==> flow/design.v (excerpt) <==
module wallace_mul(input [15:0] a, input [15:0] b, output [32:0] out, input clk);
Size: about 2200 cells after synthesis, about 720 flip-flops, about 66 I/O pins, roughly 25000 um2 of cells after synthesis.
Settings: LEC_CHECK=0, ABC_AREA=1, CAP_MARGIN=20, CORE_MARGIN=2, CORE_UTILIZATION=57, PLACE_DENSITY_LB_ADDON=0.11, SETUP_SLACK_MARGIN=0.49, SLEW_MARGIN=20; clock period 2.44 ns.
run.sh (not shown) runs the stock make flow with config.mk's settings and CLKGATE_MAP_FILE=.
The starting point completed, yet does not pass: setup timing.
Then changed:
ABC_AREA = unset   (was 1)
CORE_UTILIZATION = 71   (was 57)
HOLD_SLACK_MARGIN = -0.05   (was unset)
PLACE_DENSITY = 0.6   (was unset)
PLACE_DENSITY_LB_ADDON = unset   (was 0.11)
SETUP_SLACK_MARGIN = 0.68   (was 0.49)
TNS_END_PERCENT = 5   (was unset)
clock period = 2.41 ns   (was 2.44 ns; I/O delays follow)
The new run reached the layout checks and failed them: setup timing.
Worst setup slack degrades by 520 ps.
Routed wire length climbs by 33%.
Sequential cell count does not change.
Total power rose by 0.35%.
Synthesized area shrinks by 3.4%.
Final cell count came out lower by 19%.
Then changed:
CORE_UTILIZATION = 66   (was 71)
HOLD_SLACK_MARGIN = unset   (was -0.05)
MAX_ROUTING_LAYER = met4   (was unset)
PLACE_DENSITY = unset   (was 0.6)
SETUP_SLACK_MARGIN = 0.49   (was 0.68)
TNS_END_PERCENT = unset   (was 5)
clock period = 4.13 ns   (was 2.41 ns; I/O delays follow)
Now the flow went through all stages and came out clean. Final cell count fell by 4.4%. Area after synthesis stays the same. Total power fell by 43%. Register-to-register slack improves by 2000 ps. Design area fell by 0.94%.
Then changed:
ABC_AREA = 1   (was unset)
CORE_UTILIZATION = 72   (was 66)
CTS_CLUSTER_DIAMETER = 396   (was unset)
CTS_CLUSTER_SIZE = 15   (was unset)
MAX_ROUTING_LAYER = unset   (was met4)
SETUP_SLACK_MARGIN = -0.14   (was 0.49)
clock period = 2.36 ns   (was 4.13 ns; I/O delays follow)
The new run finished but fails on setup timing.
Total power is higher by about 80%.
Area after synthesis is higher by 3.5%.
Core utilization is higher by 8.8 points.

========
== exp/yarrow ==
The RTL this note starts from:
==> flow/design.v <==
module cla32(input [31:0]a, input [31:0]b,output [32:0]out);
wire [1:0]w[0:32], L1[0:31], L2[0:31], L3[0:31], L4[0:31],L5[0:31];
wire L6[31:0];
genvar q;
generate    for(q=0; q<=31; q=q+1) begin
                  current_status s(.a(a[q]),.b(b[q]),.t(w[q+1]));
            end
endgenerate
assign w[0] = 0;
generate    for(q=0;q<=30;q=q+1) begin
                  look_ahead l(.s(w[31-q]),.f(w[30-q]),.o(L1[q]));
            end
endgenerate
assign L1[31] = w[0];
generate    for(q=0;q<=29;q=q+1) begin
                  look_ahead l(.s(L1[q]),.f(L1[q+2]),.o(L2[q]));
            end
endgenerate
assign L2[30] = L1[30];
assign L2[31] = L1[31];
generate    for(q=0;q<=27;q=q+1) begin
                  look_ahead l(.s(L2[q]),.f(L2[q+4]),.o(L3[q]));
            end
endgenerate
assign {L3[28], L3[29], L3[30], L3[31]} = {L2[28], L2[29], L2[30], L2[31]};
generate    for(q=0;q<=23;q=q+1) begin
                  look_ahead l(.s(L3[q]),.f(L3[q+8]),.o(L4[q]));
            end
endgenerate
generate    for(q=24;q<=31;q=q+1) begin
                  assign L4[q] = L3[q];
            end
endgenerate
generate    for(q=0;q<=15;q=q+1) begin
                  look_ahead l(.s(L4[q]),.f(L4[q+16]),.o(L5[q]));
            end
endgenerate
generate    for(q=16;q<=31;q=q+1) begin
                  assign L5[q] = L4[q];
            end
endgenerate
generate    for(q=0;q<=31;q=q+1) begin
                  assign L6[q] = a[q] ^ b[q] ^ L5[31-q][0];
            end
endgenerate
generate    for(q=0;q<=31;q=q+1) begin
                  assign out[q] = L6[q];
            end
            assign out[32] = w[0];
endgenerate
endmodule
module current_status(input a,input b,output [1:0]t);
      assign {t[0],t[1]} = {a || b , a && b};
endmodule
module look_ahead(input [1:0]s, input [1:0]f,output [1:0]o);
      assign o[1] = (s[1] & s[0] & !f[1]) | (s[0] & f[1] & f[0]);
      assign o[0] = (s[1] & s[0] & !f[1] & !f[0]) | (f[0] & s[0]);
endmodule
module wallace_mul(input [15:0] a, input [15:0] b, output [32:0] out, input clk);
wire [30:0] m[0:15];
reg [30:0] m15_1,m15_2,m15_3;
reg [30:0] u[14:0];
reg [31:0] v[14:0];
reg [31:0] v10_1,v12_2,v12_1;
reg [31:0] temp;
reg [31:0] temp_v;
genvar q,k,i,j;
assign m[0] = b[0] == 0 ? 31'b0 : {15'b0,a};
assign m[1] = b[1] == 0 ? 31'b0 : {14'b0,a,1'b0};
assign m[2] = b[2] == 0 ? 31'b0 : {13'b0,a,2'b0};
assign m[3] = b[3] == 0 ? 31'b0 : {12'b0,a,3'b0};
assign m[4] = b[4] == 0 ? 31'b0 : {11'b0,a,4'b0};
assign m[5] = b[5] == 0 ? 31'b0 : {10'b0,a,5'b0};
assign m[6] = b[6] == 0 ? 31'b0 : {9'b0,a,6'b0};
assign m[7] = b[7] == 0 ? 31'b0 : {8'b0,a,7'b0};
assign m[8] = b[8] == 0 ? 31'b0 : {7'b0,a,8'b0};
assign m[9] = b[9] == 0 ? 31'b0 : {6'b0,a,9'b0};
assign m[10] = b[10] == 0 ? 31'b0 : {5'b0,a,10'b0};
assign m[11] = b[11] == 0 ? 31'b0 : {4'b0,a,11'b0};
assign m[12] = b[12] == 0 ? 31'b0 : {3'b0,a,12'b0};
assign m[13] = b[13] == 0 ? 31'b0 : {2'b0,a,13'b0};
assign m[14] = b[14] == 0 ? 31'b0 : {1'b0,a,14'b0};
assign m[15] = b[15] == 0 ? 31'b0 : {a,15'b0};
generate    for(q=0; q<=14; q=q+1) begin
                  always @ ( posedge clk )
                        v[q][0] <= 0;
            end
endgenerate
generate    for(k=0; k<=12; k=k+3) begin
                  for(q=0; q<=30; q=q+1) begin
                  always @ ( posedge clk ) begin
                        u[k][q] <= m[k][q] ^ m[k+1][q] ^ m[k+2][q];
                        v[k][q+1] <= m[k][q] && m[k+1][q] || m[k+2][q] && ( m[k][q] || m[k+1][q] );
                  end
                  end
            end
            always @ ( posedge clk )
                  m15_1 <= m[15];
            for(q=0; q<=30; q=q+1) begin
            always @ ( posedge clk ) begin
                        u[1][q] <= u[0][q] ^ v[0][q] ^ u[3][q];
                        v[1][q+1] <= u[0][q] && v[0][q] || u[3][q] && ( u[0][q] || v[0][q] );
            end
            end
            for(q=0; q<=30; q=q+1) begin
            always @ ( posedge clk ) begin
                        u[2][q] <= u[6][q] ^ v[6][q] ^ v[3][q];
                        v[2][q+1] <= u[6][q] && v[6][q] || v[3][q] && ( u[6][q] || v[6][q] );
            end
            end
            for(q=0; q<=30; q=q+1) begin
            always @ ( posedge clk ) begin
                  u[4][q] <= u[9][q] ^ v[9][q] ^ u[12][q];
                  v[4][q+1] <= u[9][q] && v[9][q] || u[12][q] && ( u[9][q] || v[9][q] );
            end
            end
            always @ ( posedge clk ) begin
                  m15_2 <= m15_1;
                  v12_1 <= v[12];
            end
            for(q=0; q<=30; q=q+1) begin
            always @ ( posedge clk ) begin
                  u[5][q] <= u[1][q] ^ v[1][q] ^ u[2][q];
                  v[5][q+1] <= u[1][q] && v[1][q] || u[2][q] && ( u[1][q] || v[1][q] );
            end
            end
            for(q=0; q<=30; q=q+1) begin
            always @ ( posedge clk ) begin
                  u[7][q] <= u[4][q] ^ v[4][q] ^ v[2][q];
                  v[7][q+1] <= u[4][q] && v[4][q] || v[2][q] && ( u[4][q] || v[4][q] );
            end
            end
            always @ ( posedge clk ) begin
                  m15_3 <= m15_2;
                  v12_2 <= v12_1;
            end
            for(q=0; q<=30; q=q+1) begin
            always @ ( posedge clk ) begin
                  u[8][q] <= u[5][q] ^ v[5][q] ^ u[7][q];
                  v[8][q+1] <= u[5][q] && v[5][q] || u[7][q] && ( u[5][q] || v[5][q] );
            end
            end
            for(q=0; q<=30; q=q+1) begin
            always @ ( posedge clk ) begin
                  u[10][q] <= m15_3[q] ^ v12_2[q] ^ v[7][q];
                  v[10][q+1] <= m15_3[q] && v12_2[q] || v[7][q] && ( m15_3[q] || v12_2[q] );
            end
            end
            for(q=0; q<=30; q=q+1) begin
            always @ ( posedge clk ) begin
                  u[11][q] <= u[8][q] ^ v[8][q] ^ u[10][q];
                  v[11][q+1] <= u[8][q] && v[8][q] || u[10][q] && ( u[8][q] || v[8][q] );
            end
            end
            always @ ( posedge clk )
                  v10_1 <= v[10];
            for(q=0; q<=30; q=q+1) begin
            always @ ( posedge clk ) begin
                  u[13][q] <= u[11][q] ^ v[11][q] ^ v10_1[q];
                  v[13][q+1] <= u[11][q] && v[11][q] || v10_1[q] && ( u[11][q] || v[11][q] );
            end
            end
endgenerate
always @ ( posedge clk ) begin
      temp <= {1'b0,u[13]};
      temp_v <= v[13];
end
cla32 object(.a(temp),.b(temp_v),.out(out));
endmodule
clock: 2.36 ns
lec_check: 0
abc_area: 1
cap_margin: 20
core_margin: 2
core_utilization: 72
cts_cluster_diameter: 362
cts_cluster_size: 15
hold_slack_margin: -0.1
place_density_lb_addon: 0.03
setup_slack_margin: -0.17
slew_margin: 20
| exp/yarrow | all stages done | FAIL | setup timing |
Setup changes, exp/yarrow to exp/raven
Settings: CORE_UTILIZATION: 72 -> 17; PLACE_DENSITY_LB_ADDON: 0.03 -> unset; CTS_CLUSTER_SIZE: 15 -> unset; ABC_AREA: 1 -> 0; PLACE_DENSITY: unset -> 0.47; CAP_MARGIN: 20 -> 35; HOLD_SLACK_MARGIN: -0.1 -> unset; CTS_CLUSTER_DIAMETER: 362 -> unset; SETUP_SLACK_MARGIN: -0.17 -> unset; the clock period (ns, I/O delays scaled along): 2.36 -> 4.4.
Results
- A cell with the largest stage delay on the worst path of sky130_fd_sc_hd__dfxtp_2 is what exp/yarrow shows, while sky130_fd_sc_hd__clkdlybuf4s50_1 belongs to exp/raven.
- Static power due to leakage: exp/raven lower than exp/yarrow
- Uppermost layer routed: met5 -> exp/raven, met4 -> exp/yarrow
- exp/raven ended up with a higher setup slack than exp/yarrow did.
- exp/raven finished all stages; the layout is clean.
- exp/raven improves on exp/yarrow in final instance area.
- In the reports for exp/raven and exp/yarrow, the smaller total number of tap cells belongs to exp/yarrow.
- Total wirelength of the detailed-routed design in exp/raven is about 24% lower than in exp/yarrow
diff inputs: exp/raven => exp/juniper
Settings: ABC_AREA: 0 -> unset; CORE_UTILIZATION: 17 -> 72; CTS_CLUSTER_DIAMETER: unset -> 397; PLACE_DENSITY: 0.47 -> 0.6; CAP_MARGIN: 35 -> 20; the clock period (ns, I/O delays scaled along): 4.4 -> 3.95.
exp/juniper reports its critical path capture point as out[30] while exp/raven reports out[31]. Although it ran to completion, exp/juniper produced a layout that fails the final checks because of setup timing. Going from exp/raven to exp/juniper, power share of the sequential group up 0.2 points, post-route worst hold slack now sits at about the same level, routed wire length increased by about 12% relative to the old numbers, later-pin clock latency in the skew report now sits lower.
#### Input delta (exp/nickel over exp/juniper)
Settings: a change of CTS_CLUSTER_DIAMETER from 397 to 272; an added ABC_AREA of 1; a change of PLACE_DENSITY from 0.6 to 0.72; an added SETUP_SLACK_MARGIN of -0.17; an added HOLD_SLACK_MARGIN of -0.1; an added CTS_CLUSTER_SIZE of 15; a change of the clock period (ns, I/O delays scaled along) from 3.95 to 2.46.
--- outcome ---
Final checks on exp/nickel, whose flow otherwise completed, came back failing, citing setup timing. Measured against each other, exp/nickel and exp/juniper differ in placement-stage worst setup slack, the higher figure coming from exp/juniper. Insertion delay of the later-clocked pin in the worst-skew pair essentially unchanged between exp/juniper and exp/nickel. exp/nickel ends up with a area fraction in compound gates after synthesis that is 2.5 points lower than in exp/juniper. Looking only at non-clock buffer count, and setting everything else aside, the higher value of exp/nickel and exp/juniper goes to exp/nickel. Diff exp/juniper -> exp/nickel | wire length | up by more than 10%. Comparing exp/nickel and exp/juniper, the higher first-iteration DRC count was measured on exp/nickel. Delta (exp/nickel minus exp/juniper): fraction of power spent switching nets now sits higher; first-pass GRT wire length now sits higher; area after synthesis now sits higher; switching component of the power now sits higher; post-synthesis chip area from yosys now sits higher.

========
// wallace_mul: RTL as listed in full above, without the edits since
Settings: LEC_CHECK=0, ABC_AREA=1, CAP_MARGIN=30, CORE_MARGIN=2, CORE_UTILIZATION=72, CTS_CLUSTER_DIAMETER=307, HOLD_SLACK_MARGIN=0.3, PLACE_DENSITY=0.73, SETUP_SLACK_MARGIN=0.48, SLEW_MARGIN=40, TNS_END_PERCENT=5; clock period 2.57 ns.
The first run completed and failed the layout checks on negative setup slack.
==> next run, changes <==
==> flow/config.mk (replaced) <==
export PLATFORM = sky130hd
export DESIGN_NAME = wallace_mul
export DESIGN_NICKNAME = wallace_mul
export VERILOG_FILES = /design/flow/design.v
export SDC_FILE = /design/flow/constraint.sdc
export NUM_CORES = 4
export LEC_CHECK = 0
export CAP_MARGIN = 20
export CORE_MARGIN = 2
export CORE_UTILIZATION = 33
export PLACE_DENSITY = 0.6
export SLEW_MARGIN = 20
==> flow/constraint.sdc (replaced) <==
create_clock -name core_clock -period 4.25 [get_ports {clk}]
set_input_delay 0.8500 -clock core_clock [delete_from_list [all_inputs] [get_ports {clk}]]
set_output_delay 0.8500 -clock core_clock [all_outputs]
set_load 0.01 [all_outputs]
The changed run finished clean.
Routed wire length drops by well over a third.
Via count drops by a quarter to a third.
Count of clock-buffer cells in the layout fell by 4.
Non-clock buffer count drops by 102.
Power decreases by well over a third.
Critical path depth fell by 5.
Register-to-register slack gets better by 1.7 ns.
Synthesized cell count falls by about a fifth.
==> next run, changes <==
--- a/flow/config.mk
+++ b/flow/config.mk
@@ -7,5 +7,7 @@
 export LEC_CHECK = 0
+export ABC_AREA = 1
 export CAP_MARGIN = 20
 export CORE_MARGIN = 2
-export CORE_UTILIZATION = 33
+export CORE_UTILIZATION = 70
+export CTS_CLUSTER_DIAMETER = 272
 export PLACE_DENSITY = 0.6
==> flow/constraint.sdc (replaced) <==
create_clock -name core_clock -period 2.46 [get_ports {clk}]
set_input_delay 0.4920 -clock core_clock [delete_from_list [all_inputs] [get_ports {clk}]]
set_output_delay 0.4920 -clock core_clock [all_outputs]
set_load 0.01 [all_outputs]
The new run produced a layout that fails on negative setup slack.
Worst setup slack is worse by 0.67 ns.
Utilization came out higher by 49 points.
Global-route usage rose by 22 points.
Non-clock buffer count goes up by 115.
Die size fell by 51%.
Combinational power is higher to 2.6 times its value.
Cell area goes up by 9.3%.
==> next run, changes <==
--- a/flow/config.mk
+++ b/flow/config.mk
@@ -7,7 +7,6 @@
 export LEC_CHECK = 0
-export ABC_AREA = 1
 export CAP_MARGIN = 20
 export CORE_MARGIN = 2
-export CORE_UTILIZATION = 70
-export CTS_CLUSTER_DIAMETER = 272
+export CORE_UTILIZATION = 71
+export HOLD_SLACK_MARGIN = -0.05
 export PLACE_DENSITY = 0.6
==> flow/constraint.sdc (replaced) <==
create_clock -name core_clock -period 2.41 [get_ports {clk}]
set_input_delay 0.4820 -clock core_clock [delete_from_list [all_inputs] [get_ports {clk}]]
set_output_delay 0.4820 -clock core_clock [all_outputs]
set_load 0.01 [all_outputs]
Effect: The changed run finished but fails on negative setup slack; wire length shrinks by 11%; final cell count shrinks by 15%; register-to-register slack gains 0.16 ns; clock skew grows by 0.016 ns.
==> next run, changes <==
--- a/flow/config.mk
+++ b/flow/config.mk
@@ -7,7 +7,11 @@
 export LEC_CHECK = 0
+export ABC_AREA = 1
 export CAP_MARGIN = 20
 export CORE_MARGIN = 2
-export CORE_UTILIZATION = 71
-export HOLD_SLACK_MARGIN = -0.05
-export PLACE_DENSITY = 0.6
+export CORE_UTILIZATION = 72
+export CTS_CLUSTER_DIAMETER = 396
+export CTS_CLUSTER_SIZE = 15
+export HOLD_SLACK_MARGIN = 0.3
+export PLACE_DENSITY_LB_ADDON = 0.04
+export SETUP_SLACK_MARGIN = 0.17
 export SLEW_MARGIN = 20
==> flow/constraint.sdc (replaced) <==
create_clock -name core_clock -period 2.36 [get_ports {clk}]
set_input_delay 0.4720 -clock core_clock [delete_from_list [all_inputs] [get_ports {clk}]]
set_output_delay 0.4720 -clock core_clock [all_outputs]
set_load 0.01 [all_outputs]
The changed run finished with negative setup slack left.
Sequential share of layout area went down by 0.37 points.
Combinational power went up by about 7%.
Global-route usage went up by 1.2 points.
Worst setup slack improved by 0.39 ns.
Clock skew went down by 0.010 ns.
Power is estimated from default activity; no workload was simulated.
